==> flow/design.v <==
`timescale 1ns / 1ps
module compl_mul(
   input logic clk_i, 
   input logic srst_i,
   input logic signed [17:0]data_a_i_i,   
   input logic signed [17:0]data_a_q_i,   
   input logic signed [17:0]data_b_i_i,   
   input logic signed [17:0]data_b_q_i,   
   output  logic signed  [36:0]data_i_o,    
   output  logic signed [36:0]data_q_o     
   );
   logic signed [35:0] prod_ii, prod_iq, prod_qi, prod_qq;
   assign prod_ii = data_a_i_i * data_b_i_i;
   assign prod_qq = data_a_q_i * data_b_q_i;
   assign prod_iq = data_a_i_i * data_b_q_i;
   assign prod_qi = data_a_q_i * data_b_i_i;
   always_ff@(posedge clk_i) begin
       if(srst_i)begin
           data_i_o<=0;
           data_q_o<=0;
       end
       else begin
           data_i_o<=prod_ii-prod_qq;
           data_q_o<=prod_iq+prod_qi;
       end
   end
endmodule
clock: 9.57 ns
lec_check: 0
abc_area: 1
cap_margin: 20
core_margin: 2
core_utilization: 62
cts_cluster_diameter: 385
cts_cluster_size: 99
place_density: 0.38
setup_slack_margin: -0.83
slew_margin: 20
run.sh (not shown) runs the stock make flow with config.mk's settings and CLKGATE_MAP_FILE=.
Change:
- ABC_AREA: 1 -> not set
- CORE_UTILIZATION: 62 -> 72
- CTS_CLUSTER_DIAMETER: 385 -> not set
- CTS_CLUSTER_SIZE: 99 -> not set
- MAX_ROUTING_LAYER: not set -> met4
- PLACE_DENSITY: 0.38 -> not set
- PLACE_DENSITY_LB_ADDON: not set -> 0.25
- SETUP_SLACK_MARGIN: -0.83 -> not set
- clock period: 9.57 -> 7.97 ns (I/O delays scaled with it)
Effect: Now the flow stopped in 5_1_grt on GRT-0232; synthesized cell count is lower by 17%; synthesized area went down by 4.4%; die size shrinks by 17%.
Change:
- CORE_UTILIZATION: 72 -> 66
- MAX_ROUTING_LAYER: met4 -> not set
- PLACE_DENSITY_LB_ADDON: 0.25 -> not set
- SETUP_SLACK_MARGIN: not set -> 2.84
- clock period: 7.97 -> 11.1 ns (I/O delays scaled with it)
The new run completed with no timing, DRC or antenna violations.
Synthesized cell count stays the same.
Die size grows by a little under a tenth.
Area after synthesis does not change.
Change:
- CAP_MARGIN: 20 -> 40
- CORE_UTILIZATION: 66 -> 69
- CTS_CLUSTER_DIAMETER: not set -> 375
- SETUP_SLACK_MARGIN: 2.84 -> not set
- clock period: 11.1 -> 7.97 ns (I/O delays scaled with it)
Result:
- Now the flow reached the layout checks and failed them: setup timing
- routed wire length climbs by 2.5%
- first-iteration DRC count climbs by 16%
- die size drops by 4.3%
- synthesized cell count does not change
- core utilization climbs by 8.9 points
- synthesized area does not change
Change:
- CAP_MARGIN: 40 -> 15
- CORE_UTILIZATION: 69 -> 70
- CTS_CLUSTER_DIAMETER: 375 -> not set
- CTS_CLUSTER_SIZE: not set -> 37
- MAX_ROUTING_LAYER: not set -> met4
- clock period: 7.97 -> 7.4 ns (I/O delays scaled with it)
The changed run failed in 5_1_grt.
Synthesized cell count does not change.
Die area decreases by 1.4%.
Synthesized area stays the same.

* * *

// compl_mul: RTL as listed in full above, without the edits since
clock: 13.3 ns
lec_check: 0
cap_margin: 20
cell_pad_in_sites_detail_placement: 0
cell_pad_in_sites_global_placement: 1
core_margin: 2
core_utilization: 56
cts_cluster_diameter: 194
cts_cluster_size: 73
gpl_timing_driven: 1
place_density_lb_addon: 0.29
slew_margin: 20
tns_end_percent: 25
==> next run, changes <==
CELL_PAD_IN_SITES_GLOBAL_PLACEMENT = 0   (was 1)
CORE_UTILIZATION = 70   (was 56)
CTS_CLUSTER_SIZE = unset   (was 73)
PLACE_DENSITY_LB_ADDON = unset   (was 0.29)
SETUP_SLACK_MARGIN = 0.58   (was unset)
TNS_END_PERCENT = unset   (was 25)
clock period = 7.72 ns   (was 13.3 ns; I/O delays follow)
With this change the flow ran to the end with violations: setup timing.
Count of clock-buffer cells in the layout went down by 1.
Hold slack gets worse by 1.1 ns.
==> next run, changes <==
CORE_UTILIZATION = 65   (was 70)
CTS_CLUSTER_SIZE = 54   (was unset)
clock period = 7.94 ns   (was 7.72 ns; I/O delays follow)
Result: The new run finished but failed the layout checks on setup timing. Worst setup slack gets better by 0.28 ns. Cell count increases by about 1.3%. Routed wire length drops by 11%. Non-clock buffer count increases by 13. Worst hold slack is worse by 0.010 ns. Global-route usage fell by 4.5 points. Die size rose by 7.6%. Utilization came out lower by 7.1 points.
==> next run, changes <==
CORE_UTILIZATION = 72   (was 65)
CTS_CLUSTER_SIZE = 35   (was 54)
MAX_ROUTING_LAYER = met4   (was unset)
clock period = 7.72 ns   (was 7.94 ns; I/O delays follow)
What happened: This time the run failed in global routing on GRT-0232. Synthesized area stays the same. Synthesized cell count stays the same. Die area came out lower by 9.6%.
==> next run, changes <==
ABC_AREA = 1   (was unset)
CORE_UTILIZATION = 71   (was 72)
CTS_CLUSTER_DIAMETER = 60   (was 194)
CTS_CLUSTER_SIZE = unset   (was 35)
MAX_ROUTING_LAYER = unset   (was met4)
PLACE_DENSITY_LB_ADDON = 0.29   (was unset)
clock period = 5.7 ns   (was 7.72 ns; I/O delays follow)
The changed run stopped in global routing on GRT-0116.
Die area went up by 5.9%.
Synthesized cell count went up by 20%.
Synthesized area went up by about 4.6%.
==> next run, changes <==
ABC_AREA = unset   (was 1)
CELL_PAD_IN_SITES_DETAIL_PLACEMENT = unset   (was 0)
CELL_PAD_IN_SITES_GLOBAL_PLACEMENT = unset   (was 0)
CORE_UTILIZATION = 40   (was 71)
CTS_CLUSTER_DIAMETER = unset   (was 60)
GPL_TIMING_DRIVEN = unset   (was 1)
PLACE_DENSITY_LB_ADDON = unset   (was 0.29)
SETUP_SLACK_MARGIN = unset   (was 0.58)
clock period = 16.0 ns   (was 5.7 ns; I/O delays follow)
The new run produced a clean layout.
Die area goes up by well over a third.
Synthesized cell count fell by about a fifth.
Area after synthesis fell by a few percent.

* * *

## JK
// compl_mul: RTL as listed in full above, without the edits since
make LEC_CHECK=0 ABC_AREA=0 CAP_MARGIN=20 CELL_PAD_IN_SITES_GLOBAL_PLACEMENT=1 CORE_ASPECT_RATIO=1.73 CORE_MARGIN=2 CORE_UTILIZATION=60 CTS_CLUSTER_DIAMETER=95 CTS_CLUSTER_SIZE=97 SLEW_MARGIN=15 TNS_END_PERCENT=20 finish   # period 16.0 ns
JK finished end to end and its layout was clean on timing, DRC and antenna.
[inputs] MS vs JK
# JK
export LEC_CHECK = 0
export ABC_AREA = 0
export CAP_MARGIN = 20
export CELL_PAD_IN_SITES_GLOBAL_PLACEMENT = 1
export CORE_ASPECT_RATIO = 1.73
export CORE_MARGIN = 2
export CORE_UTILIZATION = 60
export CTS_CLUSTER_DIAMETER = 95
export CTS_CLUSTER_SIZE = 97
export SLEW_MARGIN = 15
export TNS_END_PERCENT = 20
create_clock -name core_clock -period 16.0 [get_ports {clk_i}]
# MS
export LEC_CHECK = 0
export ABC_AREA = 0
export CAP_MARGIN = 20
export CELL_PAD_IN_SITES_GLOBAL_PLACEMENT = 1
export CORE_ASPECT_RATIO = 0.5
export CORE_MARGIN = 8
export CORE_UTILIZATION = 60
export CTS_CLUSTER_DIAMETER = 377
export CTS_CLUSTER_SIZE = 97
export PLACE_DENSITY = 0.53
export SLEW_MARGIN = 20
export TNS_END_PERCENT = 20
create_clock -name core_clock -period 16.0 [get_ports {clk_i}]
==> comparison <==
MS went all the way through synthesis, placement and routing and the layout is clean on timing, DRC and antenna. Final setup violation count came out exactly the same in MS and JK. Of MS and JK, the higher cell count along the critical path belongs to MS. JK has lower final clock period utilization by the worst path than MS. Area of the multi-input gates of MS is on par with JK.
### MS -> AL
# MS
export LEC_CHECK = 0
export ABC_AREA = 0
export CAP_MARGIN = 20
export CELL_PAD_IN_SITES_GLOBAL_PLACEMENT = 1
export CORE_ASPECT_RATIO = 0.5
export CORE_MARGIN = 8
export CORE_UTILIZATION = 60
export CTS_CLUSTER_DIAMETER = 377
export CTS_CLUSTER_SIZE = 97
export PLACE_DENSITY = 0.53
export SLEW_MARGIN = 20
export TNS_END_PERCENT = 20
create_clock -name core_clock -period 16.0 [get_ports {clk_i}]
# AL
export LEC_CHECK = 0
export CAP_MARGIN = 40
export CORE_ASPECT_RATIO = 0.63
export CORE_MARGIN = 8
export CORE_UTILIZATION = 47
export CTS_CLUSTER_SIZE = 59
export GPL_ROUTABILITY_DRIVEN = 0
export GPL_TIMING_DRIVEN = 0
export MAX_ROUTING_LAYER = met4
export PLACE_DENSITY_LB_ADDON = 0.13
export SETUP_SLACK_MARGIN = 3.98
export SLEW_MARGIN = 20
create_clock -name core_clock -period 16.0 [get_ports {clk_i}]
==> comparison <==
AL: number of instances resized during post-cts repair is 8 higher than what MS reported.
Between MS and AL, the cell count went up.
The run showing the greater delay of the slowest critical-path stage is MS.
Relative to MS, number of buffer and inverter stages on the critical path has gone down in AL.
Critical-path cell with the highest stage delay = fa_1: AL; critical-path cell with the highest stage delay = clkinv_1: MS
Comparing AL against MS, there is no change at all in synthesized cell count.
The critical path launch point comes out data_b_i_i[17] in one run and data_b_q_i[10] in the other, namely in MS and AL respectively.
Relative to AL, the following input files were edited for TR:
# AL
export LEC_CHECK = 0
export CAP_MARGIN = 40
export CORE_ASPECT_RATIO = 0.63
export CORE_MARGIN = 8
export CORE_UTILIZATION = 47
export CTS_CLUSTER_SIZE = 59
export GPL_ROUTABILITY_DRIVEN = 0
export GPL_TIMING_DRIVEN = 0
export MAX_ROUTING_LAYER = met4
export PLACE_DENSITY_LB_ADDON = 0.13
export SETUP_SLACK_MARGIN = 3.98
export SLEW_MARGIN = 20
create_clock -name core_clock -period 16.0 [get_ports {clk_i}]
# TR
export LEC_CHECK = 0
export CAP_MARGIN = 40
export CORE_MARGIN = 2
export CORE_UTILIZATION = 47
export GPL_ROUTABILITY_DRIVEN = 0
export GPL_TIMING_DRIVEN = 0
export SETUP_SLACK_MARGIN = 3.98
export SLEW_MARGIN = 20
create_clock -name core_clock -period 16.0 [get_ports {clk_i}]
[summary]
- Design area sits lower in TR than in AL.
- TR reports its launch point of the worst path as data_b_q_i[12] while AL reports data_b_q_i[10].
- Looking at worst slack at placement across TR and AL, the one that comes out higher is TR.
- Delta (TR minus AL): count of standard-cell rows higher, post-synthesis chip area from yosys now sits at about the same level, sequential share of layout area shows no meaningful change.
